==> build 21 <==
// labyrinth_car
module labyrinth_car
(
	input  		 clk	,
	input  		 rst	,	 
	input  		 echoR,
	input  		 echoL,
	input  		 echoM,
	output 		 trigR,	 
	output 		 trigL,
	output 		 trigM,
	output 		 Tx	,
	output [3:0] motors_PWM,
	output 		 led,
	output 		 buzzer
);
export LEC_CHECK = 0
export ABC_AREA = 1
export CAP_MARGIN = 25
export CELL_PAD_IN_SITES_DETAIL_PLACEMENT = 1
export CELL_PAD_IN_SITES_GLOBAL_PLACEMENT = 2
export CORE_ASPECT_RATIO = 0.87
export CORE_MARGIN = 7
export CORE_UTILIZATION = 40
export GPL_ROUTABILITY_DRIVEN = 0
export GPL_TIMING_DRIVEN = 0
export PLACE_DENSITY_LB_ADDON = 0.25
export SLEW_MARGIN = 20
create_clock -name core_clock -period 10.0 [get_ports {clk}]
run.sh (not shown) runs the stock make flow with config.mk's settings and CLKGATE_MAP_FILE=.
==> inputs of trial 65, as changes to build 21 <==
- ABC_AREA: 1 -> unset
- CELL_PAD_IN_SITES_DETAIL_PLACEMENT: 1 -> unset
- CELL_PAD_IN_SITES_GLOBAL_PLACEMENT: 2 -> unset
- CORE_ASPECT_RATIO: 0.87 -> unset
- GPL_TIMING_DRIVEN: 0 -> unset
- PLACE_DENSITY_LB_ADDON: 0.25 -> unset
==> inputs of build 37, as changes to build 21 <==
- CAP_MARGIN: 25 -> 20
- CELL_PAD_IN_SITES_DETAIL_PLACEMENT: 1 -> unset
- CELL_PAD_IN_SITES_GLOBAL_PLACEMENT: 2 -> unset
- CORE_ASPECT_RATIO: 0.87 -> unset
- CORE_MARGIN: 7 -> 2
- CORE_UTILIZATION: 40 -> 62
- GPL_ROUTABILITY_DRIVEN: 0 -> unset
- GPL_TIMING_DRIVEN: 0 -> unset
- PLACE_DENSITY: unset -> 0.38
- PLACE_DENSITY_LB_ADDON: 0.25 -> unset
==> flow/constraint.sdc (replaced) <==
create_clock -name core_clock -period 6.12 [get_ports {clk}]
set_input_delay 1.2240 -clock core_clock [delete_from_list [all_inputs] [get_ports {clk}]]
set_output_delay 1.2240 -clock core_clock [all_outputs]
set_load 0.01 [all_outputs]
==> summary of the runs <==
- Build 21 went through all stages and came out clean. Trial 65 passed the timing, design-rule and antenna checks. Build 37 ran to the end with no violations.
- Global-route usage, lowest first: trial 65, build 21, build 37.
- First-iteration DRC count, highest first: build 37, trial 65, build 21.
- Against trial 65, the worst setup slack of build 21 is higher by 0.096 ns.
- Sequential power is about the same in trial 65 and build 21.
- Of build 37 and trial 65, build 37 has the higher synthesized area (gap 0.71%, measured against trial 65).
- The highest clock skew belongs to build 37, the lowest to trial 65.
- Against build 37, the via count of trial 65 is smaller by 8.2%.
- Against trial 65, the critical path depth of build 37 is higher by 1.

* * *

==> inputs of run a <==
Starting RTL as in the previous note.
clock: 4.35 ns
lec_check: 0
abc_area: 1
cap_margin: 20
cell_pad_in_sites_detail_placement: 0
core_margin: 2
core_utilization: 72
cts_cluster_diameter: 235
cts_cluster_size: 26
gpl_routability_driven: 1
min_routing_layer: met1
place_density_lb_addon: 0.13
setup_slack_margin: 1.23
slew_margin: 10
==> run b: changes against run a <==
==> flow/config.mk (replaced) <==
export PLATFORM = sky130hd
export DESIGN_NAME = labyrinth_car
export DESIGN_NICKNAME = labyrinth_car
export VERILOG_FILES = /design/flow/design.v
export SDC_FILE = /design/flow/constraint.sdc
export NUM_CORES = 4
export LEC_CHECK = 0
export CAP_MARGIN = 20
export CORE_MARGIN = 2
export CORE_UTILIZATION = 72
export SETUP_SLACK_MARGIN = 0.64
export SLEW_MARGIN = 20
==> flow/constraint.sdc (replaced) <==
create_clock -name core_clock -period 4.46 [get_ports {clk}]
set_input_delay 0.8920 -clock core_clock [delete_from_list [all_inputs] [get_ports {clk}]]
set_output_delay 0.8920 -clock core_clock [all_outputs]
set_load 0.01 [all_outputs]
==> notes <==
- Run b finished with negative setup slack left. Run a completed and failed the layout checks on negative setup slack.
- Against run a, the global-route usage of run b is lower by 0.37 points.
- Between run a and run b, the lower cell count is in run b (gap about 13%, measured against run b).
- Of run a and run b, run a has the higher maximum frequency (gap about 6%, measured against run b).
- Between run b and run a, the lower worst setup slack is in run b (gap 0.15 ns).
- Between run a and run b, the lower sequential power is in run b (gap about 3%, measured against run b).
==> figures <==
                                                                  run b                     run a
Non-clk buf share                                               0.02837                   0.02050
Total via count in the routed design                              17950                     19120
Largest clock skew in the final design                       0.01932 ns                0.02689 ns
Status                                         finished with violations  finished with violations
Layout check failures                              negative setup slack      negative setup slack
Dpl cell area                                                21050 um^2                21230 um^2
Tally of non-filler cells in the final layout                      2859                      3237
Post-route worst hold slack                                   0.4234 ns                 0.4488 ns
Net count of the finished layout                                   2681                      3085
H-tree depth                                                          2                         1
Register share of total power                                     0.463                     0.607
Overall die width                                              172.6 um                  173.2 um
Worst-margin pin slew                                          1.023 ns                 0.7813 ns

* * *

==> 02-08 <==
Starting RTL as in the previous note.
==> flow/config.mk <==
export PLATFORM = sky130hd
export DESIGN_NAME = labyrinth_car
export DESIGN_NICKNAME = labyrinth_car
export VERILOG_FILES = /design/flow/design.v
export SDC_FILE = /design/flow/constraint.sdc
export NUM_CORES = 4
export LEC_CHECK = 0
export ABC_AREA = 1
export CAP_MARGIN = 35
export CELL_PAD_IN_SITES_DETAIL_PLACEMENT = 2
export CELL_PAD_IN_SITES_GLOBAL_PLACEMENT = 2
export CORE_ASPECT_RATIO = 1.63
export CORE_MARGIN = 7
export CORE_UTILIZATION = 50
export GPL_ROUTABILITY_DRIVEN = 1
export GPL_TIMING_DRIVEN = 0
export PLACE_DENSITY_LB_ADDON = 0.25
export SLEW_MARGIN = 20
==> flow/constraint.sdc <==
create_clock -name core_clock -period 10.0 [get_ports {clk}]
set_input_delay 2.0000 -clock core_clock [delete_from_list [all_inputs] [get_ports {clk}]]
set_output_delay 2.0000 -clock core_clock [all_outputs]
set_load 0.01 [all_outputs]
==> 07-20: changes against 02-08 <==
==> flow/config.mk (replaced) <==
export PLATFORM = sky130hd
export DESIGN_NAME = labyrinth_car
export DESIGN_NICKNAME = labyrinth_car
export VERILOG_FILES = /design/flow/design.v
export SDC_FILE = /design/flow/constraint.sdc
export NUM_CORES = 4
export LEC_CHECK = 0
export CAP_MARGIN = 20
export CORE_MARGIN = 2
export CORE_UTILIZATION = 72
export PLACE_DENSITY = 0.92
export SLEW_MARGIN = 20
==> flow/constraint.sdc (replaced) <==
create_clock -name core_clock -period 8.06 [get_ports {clk}]
set_input_delay 1.6120 -clock core_clock [delete_from_list [all_inputs] [get_ports {clk}]]
set_output_delay 1.6120 -clock core_clock [all_outputs]
set_load 0.01 [all_outputs]
==> summary of the runs <==
- Between 02-08 and 07-20, the lower synthesized cell count is in 07-20 (gap 17%, measured against 07-20).
- 07-20 completed with no timing, DRC or antenna violations. 02-08 stopped in global placement without I/O.
- In 07-20 the die size is lower than in 02-08, by about 37%.
- In 02-08 the area after synthesis is larger than in 07-20, by about 0.7%.
==> figures <==
metric                                                                                  02-08                     07-20
Most numerous cell in the Yosys netlist                              sky130_fd_sc_hd__nand2_1  sky130_fd_sc_hd__dfxtp_1
Result of the run                                                   aborted with a tool error  no timing/DRC/antenna violations
Stage where the flow stopped                                     global placement without I/O                         -
AO/OA Area Share                                                                        13.8%                     16.1%
Synth cell types                                                                           61                        98
Share of synthesized area occupied by flip-flops and latches                            31.4%                     31.6%
Yosys stat chip area                                                              20600 sq um               20500 sq um
Pre-Place Util                                                                          50.9%                     73.4%
Number of cells produced by synthesis                                                    2859                      2453
Y dimension of the die                                                                 273 um                    173 um
Core Rows                                                                                  94                        61
Post-Syn Area per Cell                                                             7.21 sq um                8.34 sq um
Floorplan Nets                                                                           3087                      2681
Core area                                                                         40500 sq um               27900 sq um
Proportion of netlist area held by the largest area contributor                         31.4%                     31.6%
Fraction of the mapped netlist area in adder cells                                      15.6%                     15.7%
Die Width                                                                              173 um                    173 um
Multiplexer area fraction after synthesis                                                  0%                     3.01%

* * *

==> trial 56 <==
Starting RTL as in the previous note.
make LEC_CHECK=0 ABC_AREA=1 CAP_MARGIN=20 CELL_PAD_IN_SITES_DETAIL_PLACEMENT=0 CORE_MARGIN=2 CORE_UTILIZATION=72 CTS_CLUSTER_DIAMETER=235 CTS_CLUSTER_SIZE=26 GPL_ROUTABILITY_DRIVEN=0 MIN_ROUTING_LAYER=met1 PLACE_DENSITY_LB_ADDON=0.13 SETUP_SLACK_MARGIN=0.18 SLEW_MARGIN=10 finish   # period 3.95 ns
==> trial 10 (differences from trial 56) <==
==> flow/config.mk (replaced) <==
export PLATFORM = sky130hd
export DESIGN_NAME = labyrinth_car
export DESIGN_NICKNAME = labyrinth_car
export VERILOG_FILES = /design/flow/design.v
export SDC_FILE = /design/flow/constraint.sdc
export NUM_CORES = 4
export LEC_CHECK = 0
export CAP_MARGIN = 20
export CORE_MARGIN = 2
export CORE_UTILIZATION = 72
export CTS_CLUSTER_SIZE = 25
export SETUP_SLACK_MARGIN = 0.71
export SLEW_MARGIN = 20
==> flow/constraint.sdc (replaced) <==
create_clock -name core_clock -period 6.74 [get_ports {clk}]
set_input_delay 1.3480 -clock core_clock [delete_from_list [all_inputs] [get_ports {clk}]]
set_output_delay 1.3480 -clock core_clock [all_outputs]
set_load 0.01 [all_outputs]
==> comparison table <==
item	trial 10	trial 56
Result of the run	complete, no violations	failed layout checks
Layout check failures	-	setup timing
Setup Buffers After CTS	0	6
Worst reg2reg startpoint	AK.duty[2]$_SDFFE_PP0P_	AK.duty[9]$_SDFFE_PP0P_
Core area	27860 µm²	28010 µm²
Actual slew at the worst max-slew pin	1.003 ns	0.9701 ns
Number of clock buffers inserted by TritonCTS	36	16
Source-to-sink clock delay at the later pin of the worst-skew pair	0.52 ns	0.54 ns
Worst Setup Slack, final	1.614 ns	-0.5635 ns
Clock network area share	5.604%	2.006%
Endpoint arrival time on the critical path	5.57 ns	4.98 ns
Global-route wire length before repair	77630 µm	83250 µm
NumNets Final	2626	3142
NonClk Buf Share	1.045%	3.956%
Largest net degree at the start of global routing	123	88
Area taken by flip-flops and latches	6466 µm²	6504 µm²

* * *

==> v22: inputs <==
Starting RTL as in the previous note.
export LEC_CHECK = 0
export ABC_AREA = 1
export CAP_MARGIN = 10
export CORE_ASPECT_RATIO = 0.79
export CORE_MARGIN = 10
export CORE_UTILIZATION = 40
export GPL_ROUTABILITY_DRIVEN = 0
export GPL_TIMING_DRIVEN = 0
export MAX_ROUTING_LAYER = met4
export SLEW_MARGIN = 20
create_clock -name core_clock -period 10.0 [get_ports {clk}]
==> v24 (differences from v22) <==
CAP_MARGIN = 35   (was 10)
CELL_PAD_IN_SITES_DETAIL_PLACEMENT = 1   (was default)
CELL_PAD_IN_SITES_GLOBAL_PLACEMENT = 2   (was default)
CORE_ASPECT_RATIO = 0.87   (was 0.79)
CORE_MARGIN = 7   (was 10)
CORE_UTILIZATION = 50   (was 40)
GPL_ROUTABILITY_DRIVEN = 1   (was 0)
MAX_ROUTING_LAYER = default   (was met4)
PLACE_DENSITY_LB_ADDON = 0.25   (was default)
==> results <==
                                                                      v24                       v22
And+or+nand+nor area frac                                          0.2606                    0.2606
Die Size                                                       47,100 µm²                61,050 µm²
Vert. Die Dim                                                    203.3 µm                  221.7 µm
Average footprint of a synthesized cell                         7.207 µm²                 7.207 µm²
Die extent in x                                                  231.6 µm                  275.3 µm
Core area                                                      40,750 µm²                50,600 µm²
Mux area share                                                          0                         0
Floorplan row count                                                    69                        73
Number of cells produced by synthesis                               2,859                     2,859
Result of the run                               aborted with a tool error            finished clean
Last stage reached                                   3_1_place_gp_skip_io                         -
Ys cells                                                            2,859                     2,859
Synthesized flop and latch total                                      323                       323
Most instantiated library cell after synthesis   sky130_fd_sc_hd__nand2_1  sky130_fd_sc_hd__nand2_1
Effective utilization at floorplan                                 0.5056                    0.4072
Post-synthesis async set-or-reset flop share                            0                         0
Chip Area, Yosys                                               20,600 µm²                20,600 µm²
Leading register cell type out of synthesis      sky130_fd_sc_hd__dfxtp_1  sky130_fd_sc_hd__dfxtp_1
Area leader, netlist                             sky130_fd_sc_hd__dfxtp_1  sky130_fd_sc_hd__dfxtp_1

* * *

==> 01-09 <==
labyrinth_car again, from the RTL that the note above started with.
make LEC_CHECK=0 ABC_AREA=1 CAP_MARGIN=20 CORE_MARGIN=2 CORE_UTILIZATION=72 CTS_CLUSTER_SIZE=10 PLACE_DENSITY=0.36 SLEW_MARGIN=20 finish   # period 3.25 ns
==> 10-13 (differences from 01-09) <==
--- a/flow/config.mk
+++ b/flow/config.mk
@@ -7,8 +7,5 @@
 export LEC_CHECK = 0
-export ABC_AREA = 1
 export CAP_MARGIN = 20
 export CORE_MARGIN = 2
-export CORE_UTILIZATION = 72
-export CTS_CLUSTER_SIZE = 10
-export PLACE_DENSITY = 0.36
+export CORE_UTILIZATION = 40
 export SLEW_MARGIN = 20
==> flow/constraint.sdc (replaced) <==
create_clock -name core_clock -period 10.0 [get_ports {clk}]
set_input_delay 2.0000 -clock core_clock [delete_from_list [all_inputs] [get_ports {clk}]]
set_output_delay 2.0000 -clock core_clock [all_outputs]
set_load 0.01 [all_outputs]
==> comparison <==
- 10-13 produced a clean layout. 01-09 reached the layout checks and failed them: setup timing.
- In 10-13 the clock power is lower than in 01-09, by 63%.
- Against 10-13, the fmax of 01-09 is larger by about 13%.
- Against 01-09, the hold slack of 10-13 is worse by 0.0070 ns.
- In critical path depth, 01-09 and 10-13 do not differ.
- Count of clock-buffer cells in the layout: 01-09 is lower than 10-13 (5).
- In 10-13 the register-to-register slack is higher than in 01-09, by 6.2 ns.
- Of 10-13 and 01-09, 01-09 has the higher final cell count (gap 8.3%, measured against 01-09).
- Between 01-09 and 10-13, the lower synthesized area is in 10-13 (gap 0.71%, measured against 10-13).
- Between 10-13 and 01-09, the lower non-clock buffer count is in 10-13 (gap 146).
- Sequential cell count is the same in 01-09 and 10-13.

* * *

==> v35 <==
Starting RTL as in the previous note.
==> flow/design.v (excerpt) <==
module labyrinth_car
(
	input  		 clk	,
	input  		 rst	,	 
	input  		 echoR,
	input  		 echoL,
	input  		 echoM,
	output 		 trigR,	 
	output 		 trigL,
	output 		 trigM,
	output 		 Tx	,
	output [3:0] motors_PWM,
	output 		 led,
	output 		 buzzer
);
wire [ 7:0] dataTransmit;
wire 			TxEnable 	;
wire [11:0] distanceR	;
wire [11:0] distanceL	;
wire [11:0] distanceM	;
wire 			endR 			;
wire 			endL			;
wire 			endM			;
wire [27:0]	duty			;
UART_Tx UART_Transmitter(
	.i_Clock(clk)        	,
	.i_Reset(rst)        	,
	.i_TX_DV(TxEnable)     	,
	.i_TX_Byte(dataTransmit),
	.o_TX_Serial(Tx) 		,
	.o_TX_Done()
);
algoritamKretanja AK
(
	.clk(clk)		,
	.rst(rst)		,
	.USR(distanceR),
	.USL(distanceL),
	.USM(distanceM),
	.endR(endR)		,
	.endL(endL)		,
	.endM(endM)		,
	.TxEnable(TxEnable)	,
	.TxData(dataTransmit),
	.duty(duty),
	.led(led),
	.buzzer(buzzer)
);
hcsr04 UltrasonicR
(
	.clk(clk)		,
	.rst(rst)		,
	.echoPin(echoR),
	.trigPin(trigR),
	.o_distance(distanceR),
	.M_end(endR)
);
hcsr04 UltrasonicL
(
	.clk(clk)		,
	.rst(rst)		,
	.echoPin(echoL),
	.trigPin(trigL),
	.o_distance(distanceL),
	.M_end(endL)
);
hcsr04 UltrasonicM
(
	.clk(clk)		,
	.rst(rst)		,
	.echoPin(echoM),
	.trigPin(trigM),
	.o_distance(distanceM),
	.M_end(endM)
);
PWM_generator PWM
(
	.clk(clk)	,
	.rst(rst)	,
	.duty(duty)	,
	.IN(motors_PWM)
);
endmodule
==> flow/config.mk <==
export PLATFORM = sky130hd
export DESIGN_NAME = labyrinth_car
export DESIGN_NICKNAME = labyrinth_car
export VERILOG_FILES = /design/flow/design.v
export SDC_FILE = /design/flow/constraint.sdc
export NUM_CORES = 4
export LEC_CHECK = 0
export CAP_MARGIN = 20
export CORE_MARGIN = 2
export CORE_UTILIZATION = 70
export CTS_CLUSTER_SIZE = 32
export SETUP_SLACK_MARGIN = 1.95
export SLEW_MARGIN = 20
==> flow/constraint.sdc <==
create_clock -name core_clock -period 6.74 [get_ports {clk}]
set_input_delay 1.3480 -clock core_clock [delete_from_list [all_inputs] [get_ports {clk}]]
set_output_delay 1.3480 -clock core_clock [all_outputs]
set_load 0.01 [all_outputs]
==> v5 (differences from v35) <==
- CORE_UTILIZATION: 70 -> 55
- CTS_CLUSTER_SIZE: 32 -> default
- SETUP_SLACK_MARGIN: 1.95 -> default
==> flow/constraint.sdc (replaced) <==
create_clock -name core_clock -period 5.06 [get_ports {clk}]
set_input_delay 1.0120 -clock core_clock [delete_from_list [all_inputs] [get_ports {clk}]]
set_output_delay 1.0120 -clock core_clock [all_outputs]
set_load 0.01 [all_outputs]
==> v19 (differences from v35) <==
- ABC_AREA: default -> 1
- CORE_ASPECT_RATIO: default -> 0.9
- CORE_UTILIZATION: 70 -> 72
- CTS_CLUSTER_DIAMETER: default -> 202
- CTS_CLUSTER_SIZE: 32 -> default
- GPL_ROUTABILITY_DRIVEN: default -> 0
- PLACE_DENSITY_LB_ADDON: default -> 0.14
- SETUP_SLACK_MARGIN: 1.95 -> 0.63
==> flow/constraint.sdc (replaced) <==
create_clock -name core_clock -period 3.78 [get_ports {clk}]
set_input_delay 0.7560 -clock core_clock [delete_from_list [all_inputs] [get_ports {clk}]]
set_output_delay 0.7560 -clock core_clock [all_outputs]
set_load 0.01 [all_outputs]
==> datasheet_impl.txt <==
Implementation parameters

Parameter                              Value

Final timing
  Min setup slack post-route .................. -670 ps
  Number of failing setup endpoints in the final timing report .................. 4

Yosys
  Post-synthesis share of cell area spent on xor and xnor gates .................. 4.46%

Cells and area
  Number of ordinary inverters in the final layout .................. 389

Die
  Die Ht .................. 164 um

Status
  Layout Check Fail Reasons .............. negative setup slack
  Run status .................. finished with violations
-- figures above: v19

==> datasheet_impl.txt <==
Implementation parameters

Parameter                              Value

Critical path
  Register-to-register setup slack .................. 1890 ps
  Category of the worst setup path capture point .................. flip-flop
  R2R cell count .................. 23

Die
  Die Ht .................. around 170 um

Drt
  DR WL met2 .................. 22.9 mm
  Number of DRC violations after detailed routing .................. 0

Final timing
  Min setup slack post-route .................. 1890 ps

Flow run
  Tally of OpenROAD warnings .................. 67

Status
  Run status .................. complete, no violations

Cells and area
  Number of ordinary inverters in the final layout .................. 168
  Non-clk bufs .................. 43
-- figures above: v35

==> datasheet_impl.txt <==
Implementation parameters

Parameter                              Value

Cells and area
  Growth of design area from synthesis to finish .................. 8.12%
  Number of ordinary inverters in the final layout .................. between 150 and 200
  Seq Cell Count .................. 323

Status
  Run status .................. complete, no violations

Final timing
  Setup Total Neg Slack .................. 0 ps
  Min setup slack post-route .................. between 200 and 300 ps

GRT
  Initial antenna violation count .................. 0

Yosys
  Instance count of the mapped netlist .................. roughly 2.5k
  Post-synthesis share of cell area spent on xor and xnor gates .................. 5.69%

Die
  Die Ht .................. between 150 and 200 um

Critical path
  Worst EP arrival .................. 5270 ps
  Category of the worst setup path capture point .................. flip-flop

Drt
  Routed Antenna Nets .................. 0
-- figures above: v5

Power is estimated from default activity; no workload was simulated.
